// fpu16_top
module fpu16_top(
    input         aclk,
    input  [15:0] a,
    input  [15:0] b,
    input         a_valid,
    input         b_valid,
    output [15:0] add_result,
    output        add_valid,
    output [15:0] sub_result,
    output        sub_valid,
    output [15:0] mul_result,
    output        mul_valid,
    output [7:0]  cmp_result,
    output        cmp_valid
    );
    fpu_add_pipe u_add(
        .aclk(aclk),
        .s_axis_a_tdata(a), .s_axis_b_tdata(b),
        .s_axis_a_tvalid(a_valid), .s_axis_b_tvalid(b_valid),
        .m_axis_result_tdata(add_result), .m_axis_result_tvalid(add_valid));
    fpu_sub_pipe u_sub(
        .aclk(aclk),
        .s_axis_a_tdata(a), .s_axis_b_tdata(b),
        .s_axis_a_tvalid(a_valid), .s_axis_b_tvalid(b_valid),
        .m_axis_result_tdata(sub_result), .m_axis_result_tvalid(sub_valid));
    fpu_mul_pipe u_mul(
        .aclk(aclk),
        .s_axis_a_tdata(a), .s_axis_b_tdata(b),
        .s_axis_a_tvalid(a_valid), .s_axis_b_tvalid(b_valid),
        .m_axis_result_tdata(mul_result), .m_axis_result_tvalid(mul_valid));
    fpu_comp_large u_cmp(
        .aclk(aclk),
        .s_axis_a_tdata(a), .s_axis_b_tdata(b),
        .s_axis_a_tvalid(a_valid), .s_axis_b_tvalid(b_valid),
        .m_axis_result_tdata(cmp_result), .m_axis_result_tvalid(cmp_valid));
endmodule
Size: roughly 3300 cells after synthesis, about 700 flip-flops, ~95 I/O pins.
Settings: LEC_CHECK=0, CAP_MARGIN=20, CORE_ASPECT_RATIO=0.52, CORE_MARGIN=2, CORE_UTILIZATION=40, GPL_ROUTABILITY_DRIVEN=1, HOLD_SLACK_MARGIN=0.17, SETUP_SLACK_MARGIN=-0.79, SLEW_MARGIN=20; clock period 8.0 ns.
run.sh (not shown) runs the stock make flow with config.mk's settings and CLKGATE_MAP_FILE=.
The starting point ran to the end with violations: negative setup slack.
Next try:
Settings changed: CORE_ASPECT_RATIO 0.52 to not set, CORE_UTILIZATION 40 to 31, GPL_ROUTABILITY_DRIVEN 1 to not set, HOLD_SLACK_MARGIN 0.17 to not set, SETUP_SLACK_MARGIN -0.79 to not set.
Clock period 8.0 ns to 7.96 ns, I/O delays scaled along.
After rerunning:
- With this change the flow completed with no timing, DRC or antenna violations
- via count stays flat
- core utilization came out lower by 9.4 points
- first-iteration DRC count came out lower by 38%
- area after synthesis does not change
- die area came out higher by 28%
- worst setup slack improves by 0.69 ns
- clock skew came out higher by 0.019 ns
- hold slack degrades by 0.017 ns
- wire length came out lower by about 5.5%
- flip-flop count does not change
Next try:
Settings changed: CORE_UTILIZATION 31 to 61, SETUP_SLACK_MARGIN set to 1.36.
Clock period 7.96 ns to 5.51 ns, I/O delays scaled along.
Now the flow ran to the end with violations: negative setup slack.
Via count goes up by 15%.
Power goes up by 66%.
Global-route usage goes up by 20 points.
Clock power goes up by 42%.
Design area goes up by about 4%.
Non-clock buffer count goes up by 107.
Next try:
Settings changed: CORE_UTILIZATION 61 to 70, SETUP_SLACK_MARGIN 1.36 to -0.48.
Clock period 5.51 ns to 7.04 ns, I/O delays scaled along.
What happened:
- The new run completed, yet does not pass: negative setup slack
- setup slack is better by 1.1 ns
- cell area fell by a few percent
- total power fell by a quarter to a third
- die area fell by roughly a tenth
- flip-flop count stays the same
- synthesized area does not change
- routed wire length rose by roughly a tenth
- sequential power fell by about a fifth
- synthesized cell count does not change
- combinational power fell by a quarter to a third

* * *

fpu16_top again, from the RTL that the note above started with.
export LEC_CHECK = 0
export ABC_AREA = 1
export CAP_MARGIN = 10
export CORE_MARGIN = 2
export CORE_UTILIZATION = 72
export CTS_CLUSTER_SIZE = 72
export GPL_TIMING_DRIVEN = 1
export MAX_ROUTING_LAYER = met4
export MIN_ROUTING_LAYER = met1
export PLACE_DENSITY_LB_ADDON = 0.06
export SETUP_SLACK_MARGIN = 0.75
export SLEW_MARGIN = 20
export TNS_END_PERCENT = 45
create_clock -name core_clock -period 7.73 [get_ports {aclk}]
The first run died in global routing.
Next try:
Settings changed: ABC_AREA 1 to default, CAP_MARGIN 10 to 20, CTS_CLUSTER_SIZE 72 to 37, GPL_TIMING_DRIVEN 1 to default, MAX_ROUTING_LAYER met4 to default, MIN_ROUTING_LAYER met1 to default, PLACE_DENSITY from default to 0.67, PLACE_DENSITY_LB_ADDON 0.06 to default, SETUP_SLACK_MARGIN 0.75 to default, TNS_END_PERCENT 45 to default.
Clock period 7.73 ns to 7.55 ns, I/O delays scaled along.
The new run failed in global routing, error GRT-0232; area after synthesis goes up slightly; die size rose slightly; synthesized cell count shrinks by roughly a tenth.
Next try:
Settings changed: CTS_CLUSTER_SIZE 37 to 45, PLACE_DENSITY 0.67 to default, PLACE_DENSITY_LB_ADDON from default to 0.25.
Effect: The new run never finished: it broke off in global routing on GRT-0232. Die size is unchanged. Synthesized cell count does not change. Synthesized area stays the same.
Next try:
Settings changed: CORE_UTILIZATION 72 to 58, CTS_CLUSTER_SIZE 45 to default, PLACE_DENSITY_LB_ADDON 0.25 to default.
Clock period 7.55 ns to 6.84 ns, I/O delays scaled along.
This time the run finished but failed the layout checks on setup timing. Synthesized area stays the same. Die size grows by 24%. Synthesized cell count is unchanged.

* * *

fpu16_top again, from the RTL that the note above started with.
Settings: LEC_CHECK=0, ABC_AREA=0, CAP_MARGIN=20, CELL_PAD_IN_SITES_GLOBAL_PLACEMENT=3, CORE_ASPECT_RATIO=0.91, CORE_MARGIN=3, CORE_UTILIZATION=61, GPL_ROUTABILITY_DRIVEN=1, PLACE_DENSITY_LB_ADDON=0.1, SLEW_MARGIN=20; clock period 6.71 ns.
The starting point stopped in global placement without I/O (3_1_place_gp_skip_io) (FLW-0024).
Then changed:
- ABC_AREA: 0 -> default
- CELL_PAD_IN_SITES_GLOBAL_PLACEMENT: 3 -> default
- CORE_ASPECT_RATIO: 0.91 -> default
- CORE_MARGIN: 3 -> 2
- CORE_UTILIZATION: 61 -> 40
- GPL_ROUTABILITY_DRIVEN: 1 -> default
- PLACE_DENSITY_LB_ADDON: 0.1 -> default
- clock period: 6.71 -> 8.0 ns (I/O delays scaled with it)
=>
- The new run went through all stages and came out clean
- die size climbs by 49%
- area after synthesis is unchanged
- synthesized cell count stays the same
Then changed:
- ABC_AREA: default -> 1
- CAP_MARGIN: 20 -> 15
- CELL_PAD_IN_SITES_GLOBAL_PLACEMENT: default -> 3
- CORE_ASPECT_RATIO: default -> 1.3
- CORE_UTILIZATION: 40 -> 26
- CTS_CLUSTER_SIZE: default -> 52
- GPL_ROUTABILITY_DRIVEN: default -> 1
- HOLD_SLACK_MARGIN: default -> 0.17
- MIN_ROUTING_LAYER: default -> met2
- PLACE_DENSITY_LB_ADDON: default -> 0.16
- SETUP_SLACK_MARGIN: default -> 1.29
Worst hold slack gains 0.013 ns.
Count of clock-buffer cells in the layout is unchanged.
Wire length rises by 25%.
Non-clock buffer count rises by 2.
Die area goes up by about 50%.
Setup slack is better by 0.57 ns.
Register-to-register slack loses 0.14 ns.
Cell area is higher by 2.5%.
Sequential power came out lower by about 2%.
Power rose by about 5.4%.

* * *

v25:
fpu16_top again, from the RTL that the note above started with.
Settings: LEC_CHECK=0, CAP_MARGIN=15, CORE_ASPECT_RATIO=0.5, CORE_MARGIN=2, CORE_UTILIZATION=70, MAX_ROUTING_LAYER=met4, PLACE_DENSITY=0.64, SETUP_SLACK_MARGIN=1.17, SLEW_MARGIN=20, TNS_END_PERCENT=5; clock period 4.42 ns.
No final results exist for v25, since it was stopped by error GRT-0232 during global routing.
diff inputs: v25 => v11
Settings: a change of CORE_UTILIZATION from 70 to 71; a change of CAP_MARGIN from 15 to 20; an added CTS_CLUSTER_DIAMETER of 211; a deleted SETUP_SLACK_MARGIN that had been 1.17; a deleted CORE_ASPECT_RATIO that had been 0.5; a deleted PLACE_DENSITY that had been 0.64; an added ABC_AREA of 1; a deleted TNS_END_PERCENT that had been 5; a change of the clock period (ns, I/O delays scaled along) from 4.42 to 7.11.
==> comparison <==
- v11 -> stages 100% | layout checks FAIL | negative setup slack
- Looking at largest non-sequential cell family by area, the simple AND/OR/NAND/NOR gates result is from v11; the AND-OR/OR-AND gates one comes from v25.
- v11 ends up with lower post-place instance area than v25 does.
- The number of cell instances after yosys synthesis number comes out higher for v11 vs v25.
- Row synthesized instance count: v11 higher / v25 lower
- Compared with v25, v11 shows synthesized-area fraction occupied by ao, oa, aoi and oai cells lower by 4.2 points.
- Looking only at chip area from the yosys synthesis statistics, and setting everything else aside, the higher value of v11 and v25 goes to v25.
- Changes observed in v11 relative to v25: count of cell types in the netlist fell about 40%; chip area fell by 2.9%; placed cell count now larger.
Changes in v56 relative to v11:
Settings: CORE_UTILIZATION: 71 -> 72; MAX_ROUTING_LAYER: met4 -> unset; CTS_CLUSTER_DIAMETER: 211 -> unset; PLACE_DENSITY: unset -> 0.67; ABC_AREA: 1 -> unset; the clock period (ns, I/O delays scaled along): 7.11 -> 6.84.
Notes after the runs:
Comparing v56 and v11, post-synth area from yosys stat is lower on v11.
Share of synthesized cell area in and, or, nand and nor gates: v56 vs v11 down 5.4 points
For the weighted congestion at the end of routability-driven global placement, v56 came in 0.85% higher than v11 did.
Compared with v11, area after synthesis in v56 increased slightly.
Going from v11 to v56, synthesized cell count moved down, placed cell count moved down, post-synthesis share of cell area spent on xor and xnor gates moved up.
As the logs show, v56 stopped at global routing after a tool error, so it never reached the end of the flow.
Relative to v56, the following input files were edited for v32:
Settings: clearing PLACE_DENSITY, which used to be 0.67; swapping 72 for 66 in CORE_UTILIZATION; swapping 6.84 for 7.55 in the clock period (ns, I/O delays scaled along).
==> comparison <==
Of v56 and v32, none finishes clean. v56 never completed; the flow aborted with a tool error in global routing. [v32] total number of placement rows rose 3.9% relative to v56. Placement-stage worst setup slack delta for v32 relative to v56: 0.41 ns higher. [compare] base=v56 new=v32: number of placed instances, taps included up 0.61%; die size up 8.9%.
Input changes introduced in v58 (baseline for comparison: v32):
Settings: SETUP_SLACK_MARGIN newly set to 1.56; CORE_UTILIZATION changed from 66 to 61; the clock period (ns, I/O delays scaled along) changed from 7.55 to 5.67.
Findings:
What the final checks of v58 revealed, after a flow that finished every stage, was a layout that fails on negative setup slack.
End point of the critical path: u_mul.mul_m_raw_2[20]$_DFF_P_ -> v32, u_mul.mul_m_raw_2[21]$_DFF_P_ -> v58
Diff v58..v32 | portion of total power attributed to the clock network | negligible
Final worst-path setup slack: v58 vs v32 down 1.29 ns
Between v32 and v58, the flow reports instance area after placement increasing slightly.
v58: die size is about 8% higher than what v32 reported.
Arrival time at the worst endpoint, v32 and v58: smaller value in v58
### v58 -> v24
Settings: swapping 1.56 for -0.07 in SETUP_SLACK_MARGIN; putting ABC_AREA at 0 where nothing was set; putting PLACE_DENSITY at 0.61 where nothing was set; swapping 5.67 for 4.57 in the clock period (ns, I/O delays scaled along).
Findings:
- Global-route wire length before repair for v24 is lower than for v58.
- Area growth from synthesis to layout, v58 and v24: larger value in v58
- v24 finished every stage; the final checks, however, were not passed, the failures being negative setup slack.
- v24 against v58: placement-stage worst setup slack moved down, total negative slack fell 37.09 ns, cell count lost 24, number of antenna violations at the first check in global routing grew by 2, sequential share of layout area went up by 0.73 points.
- Between v24 and v58, the power share of the clock group figures differ only marginally.
Power and IR drop assume default switching activity.
